Design ARM, start of the top module:
module ARM(
    input CLK,
    input RESET,
    input [31:0] InstrF,
    input [31:0] ReadData,
    output reg MemWriteM,
    output [31:0] PCF,
    output reg [31:0] ALUResultM,
    output [31:0] WriteData
    );
    reg [31:0] InstrD;
	reg[31:0] RD1E;
	wire [31:0] ResultW;
	wire [31:0] PC_Prev;
    wire WE3 ;
    wire [31:0] WD3 ;
    wire [31:0] R15 ;
    wire [31:0] RD1D ;
    wire [31:0] RD2D ;
    wire [1:0] ImmSrc ;
    wire [23:0] InstrImm ;
    wire [31:0] ExtImmD ;
    wire [3:0] Rd ;
    wire [1:0] Op ;
    wire [5:0] Funct ;
    wire MemtoRegD ;
    wire ALUSrcD ;
    wire [1:0] RegSrcD ;
    wire PCSD ;
    wire RegWD ;
    wire NoWriteD ;
    wire MemWD ;
    wire [1:0] FlagWD ;
    wire [3:0] CondD ;
    wire C_Flag ;
    wire [1:0] ShD ;
    reg [1:0] ShE;
    wire [4:0] Shamt5D ;
    wire [31:0] ShIn ;
    wire [31:0] ShOut ;
    wire [3:0] ALUControlD ;
    wire [3:0] ALUFlags ;
    wire WE_PC ;    
    wire [31:0] PC_IN ;
    reg PCSE;
    reg RegWE;
    reg MemWE;
    reg [1:0] FlagWE;
    reg NoWriteE;
    reg [3:0] ALUControlE;
    reg MemtoRegE;
    reg ALUSrcE;
    reg [3:0] CondE;
    reg [31:0] RD2E;
    reg [3:0] WA3E;
    reg [31:0] ExtImmE;
    reg [4:0] Shamt5E;
    wire RegWriteE;
    wire MemWriteE;
    wire FlushE;
    wire [31:0] SrcAE;
  ...
Size in the first run: roughly 830 flip-flops.
==> flow/config.mk <==
export PLATFORM = sky130hd
export DESIGN_NAME = ARM
export DESIGN_NICKNAME = ARM
export VERILOG_FILES = /design/flow/design.v
export SDC_FILE = /design/flow/constraint.sdc
export NUM_CORES = 4
export LEC_CHECK = 0
export ABC_AREA = 1
export CAP_MARGIN = 35
export CELL_PAD_IN_SITES_DETAIL_PLACEMENT = 0
export CELL_PAD_IN_SITES_GLOBAL_PLACEMENT = 1
export CORE_ASPECT_RATIO = 1.46
export CORE_MARGIN = 2
export CORE_UTILIZATION = 72
export CTS_CLUSTER_DIAMETER = 367
export CTS_CLUSTER_SIZE = 26
export GPL_ROUTABILITY_DRIVEN = 0
export GPL_TIMING_DRIVEN = 1
export HOLD_SLACK_MARGIN = 0.06
export MIN_ROUTING_LAYER = met1
export PLACE_DENSITY_LB_ADDON = 0.22
export SETUP_SLACK_MARGIN = -1.18
export SLEW_MARGIN = 30
export TNS_END_PERCENT = 50
==> flow/constraint.sdc <==
create_clock -name core_clock -period 14.9 [get_ports {CLK}]
set_input_delay 2.9800 -clock core_clock [delete_from_list [all_inputs] [get_ports {CLK}]]
set_output_delay 2.9800 -clock core_clock [all_outputs]
set_load 0.01 [all_outputs]
run.sh (not shown) runs the stock make flow with config.mk's settings and CLKGATE_MAP_FILE=.
The starting point stopped in global placement without I/O (FLW-0024).
Then changed:
ABC_AREA = unset   (was 1)
CAP_MARGIN = 20   (was 35)
CELL_PAD_IN_SITES_DETAIL_PLACEMENT = unset   (was 0)
CELL_PAD_IN_SITES_GLOBAL_PLACEMENT = unset   (was 1)
CORE_ASPECT_RATIO = unset   (was 1.46)
CORE_UTILIZATION = 40   (was 72)
CTS_CLUSTER_DIAMETER = 189   (was 367)
CTS_CLUSTER_SIZE = unset   (was 26)
GPL_ROUTABILITY_DRIVEN = unset   (was 0)
GPL_TIMING_DRIVEN = unset   (was 1)
HOLD_SLACK_MARGIN = unset   (was 0.06)
MIN_ROUTING_LAYER = unset   (was met1)
PLACE_DENSITY_LB_ADDON = 0.08   (was 0.22)
SETUP_SLACK_MARGIN = 1.82   (was -1.18)
SLEW_MARGIN = 20   (was 30)
TNS_END_PERCENT = 30   (was 50)
clock period = 9.0 ns   (was 14.9 ns; I/O delays follow)
Result: The new run completed with no timing, DRC or antenna violations. Die area rises by 81%. Area after synthesis rises by 1.5%. Synthesized cell count falls by 11%.
Then changed:
CORE_UTILIZATION = 45   (was 40)
CTS_CLUSTER_DIAMETER = unset   (was 189)
PLACE_DENSITY_LB_ADDON = unset   (was 0.08)
SETUP_SLACK_MARGIN = unset   (was 1.82)
TNS_END_PERCENT = unset   (was 30)
clock period = 4.95 ns   (was 9.0 ns; I/O delays follow)
Result:
- This time the run completed and failed the layout checks on setup timing
- flip-flop count does not change
- die size is lower by 11%
- sequential share of layout area drops by 3.9 points
- wire length climbs by 0.55%
- via count is higher by 7.5%
- cell area is higher by 11%
- fmax increases by 2.8%
- critical path depth increases by 2
Then changed:
ABC_AREA = 1   (was unset)
CORE_UTILIZATION = 72   (was 45)
CTS_CLUSTER_DIAMETER = 398   (was unset)
SETUP_SLACK_MARGIN = 0.38   (was unset)
clock period = 5.5 ns   (was 4.95 ns; I/O delays follow)
After rerunning: The changed run died in global routing; synthesized cell count climbs by roughly a tenth; synthesized area decreases slightly; die size decreases by well over a third.


v21:
Starting RTL as in the previous note.
// ARM
module ARM(
    input CLK,
    input RESET,
    input [31:0] InstrF,
    input [31:0] ReadData,
    output reg MemWriteM,
    output [31:0] PCF,
    output reg [31:0] ALUResultM,
    output [31:0] WriteData
    );
    reg [31:0] InstrD;
	reg[31:0] RD1E;
	wire [31:0] ResultW;
	wire [31:0] PC_Prev;
    wire WE3 ;
    wire [31:0] WD3 ;
    wire [31:0] R15 ;
    wire [31:0] RD1D ;
    wire [31:0] RD2D ;
    wire [1:0] ImmSrc ;
    wire [23:0] InstrImm ;
    wire [31:0] ExtImmD ;
    wire [3:0] Rd ;
    wire [1:0] Op ;
    wire [5:0] Funct ;
    wire MemtoRegD ;
    wire ALUSrcD ;
    wire [1:0] RegSrcD ;
    wire PCSD ;
    wire RegWD ;
    wire NoWriteD ;
    wire MemWD ;
    wire [1:0] FlagWD ;
    wire [3:0] CondD ;
    wire C_Flag ;
    wire [1:0] ShD ;
    reg [1:0] ShE;
    wire [4:0] Shamt5D ;
    wire [31:0] ShIn ;
    wire [31:0] ShOut ;
    wire [3:0] ALUControlD ;
    wire [3:0] ALUFlags ;
    wire WE_PC ;    
    wire [31:0] PC_IN ;
    reg PCSE;
    reg RegWE;
    reg MemWE;
    reg [1:0] FlagWE;
    reg NoWriteE;
    reg [3:0] ALUControlE;
    reg MemtoRegE;
    reg ALUSrcE;
    reg [3:0] CondE;
    reg [31:0] RD2E;
    reg [3:0] WA3E;
    reg [31:0] ExtImmE;
    reg [4:0] Shamt5E;
    wire RegWriteE;
    wire MemWriteE;
    wire FlushE;
    wire [31:0] SrcAE;
    wire [31:0] SrcBE;
    wire [1:0] ForwardAE;
    wire [1:0] ForwardBE;
    wire [31:0] WriteDataE;
    wire [31:0] ALUResultE;    
  ...
clock: 6.4 ns
lec_check: 0
abc_area: 0
cap_margin: 20
cell_pad_in_sites_global_placement: 0
core_margin: 2
core_utilization: 70
cts_cluster_diameter: 367
cts_cluster_size: 49
gpl_timing_driven: 1
hold_slack_margin: 0.06
place_density: 0.65
setup_slack_margin: -0.09
slew_margin: 20
Status(v21) = ERROR, stage = global routing
Setup changes, v21 to v53
Settings: CORE_UTILIZATION: 70 -> 18; ABC_AREA: 0 -> unset; PLACE_DENSITY: 0.65 -> unset; CTS_CLUSTER_SIZE: 49 -> 77; CELL_PAD_IN_SITES_DETAIL_PLACEMENT: unset -> 0; CTS_CLUSTER_DIAMETER: 367 -> unset; GPL_TIMING_DRIVEN: 1 -> unset; SETUP_SLACK_MARGIN: -0.09 -> -0.75; HOLD_SLACK_MARGIN: 0.06 -> unset; the clock period (ns, I/O delays scaled along): 6.4 -> 11.3.
==> comparison <==
Number of clock sinks: v53 vs v21 identical. Reported for v21 and v53, post-synthesis instance area turned out identical to the last digit. Number of instances in the placed design, v53 vs v21: up by more than a quarter. Both conditions hold for v53: the flow ran to the end and the final layout passed the timing, DRC and antenna checks. v21 -> v53: die outline width increased by more than half. Cmp v53 vs v21: placement-stage worst setup slack higher in v53. Looking at die height, v53 sits 250 µm higher than v21 does. Delta(global placement routability congestion, v53 - v21) < 0. Against v21, CTS buffer count in v53 rose by more than 100%. v53 against v21: share of synthesized cell area in and-or and or-and compound cells held; instance area at placement down 4.6%.
Modified inputs, v18 compared to v53
Settings: CTS_CLUSTER_SIZE removed (was 77); SETUP_SLACK_MARGIN removed (was -0.75); CORE_UTILIZATION changed from 18 to 40; CELL_PAD_IN_SITES_DETAIL_PLACEMENT removed (was 0); CELL_PAD_IN_SITES_GLOBAL_PLACEMENT removed (was 0); the clock period (ns, I/O delays scaled along) changed from 11.3 to 9.0.
Findings:
- v18 ends up with lower synthesis-to-layout area growth than v53 does.
- On global-route wire length before repair: between v18 and v53, it ends up higher for v53.
- Post-route worst hold slack ends up higher on v18.
Modified inputs, v15 compared to v18
Settings: putting CELL_PAD_IN_SITES_DETAIL_PLACEMENT at 2 where nothing was set; putting MAX_ROUTING_LAYER at met4 where nothing was set; swapping 2 for 7 in CORE_MARGIN; putting GPL_TIMING_DRIVEN at 0 where nothing was set; putting CTS_CLUSTER_SIZE at 38 where nothing was set; putting MIN_ROUTING_LAYER at met2 where nothing was set; putting CTS_CLUSTER_DIAMETER at 344 where nothing was set; putting GPL_ROUTABILITY_DRIVEN at 0 where nothing was set; putting ABC_AREA at 1 where nothing was set; swapping 9.0 for 9.19 in the clock period (ns, I/O delays scaled along).
FAIL v15 @ global routing: tool exited with error. Diff v18 -> v15: post-synth design cell area shrank by 1.5%, die size grew by about 4.3%, sequential-to-total area share from yosys stat grew by 0.71 points, number of sinks on the clock net held steady. Compared with v18, v15 shows a higher synthesized netlist cell count. Compared v15 against v18; effective utilization at floorplan within noise. Yosys stat cell total up 644 in v15 wrt v18. Looking at aoi/oai-family share of the synthesized area, v15 sits 2.3 points lower than v18 does. Looking only at y dimension of the die, and setting everything else aside, the lower value of v18 and v15 goes to v18.
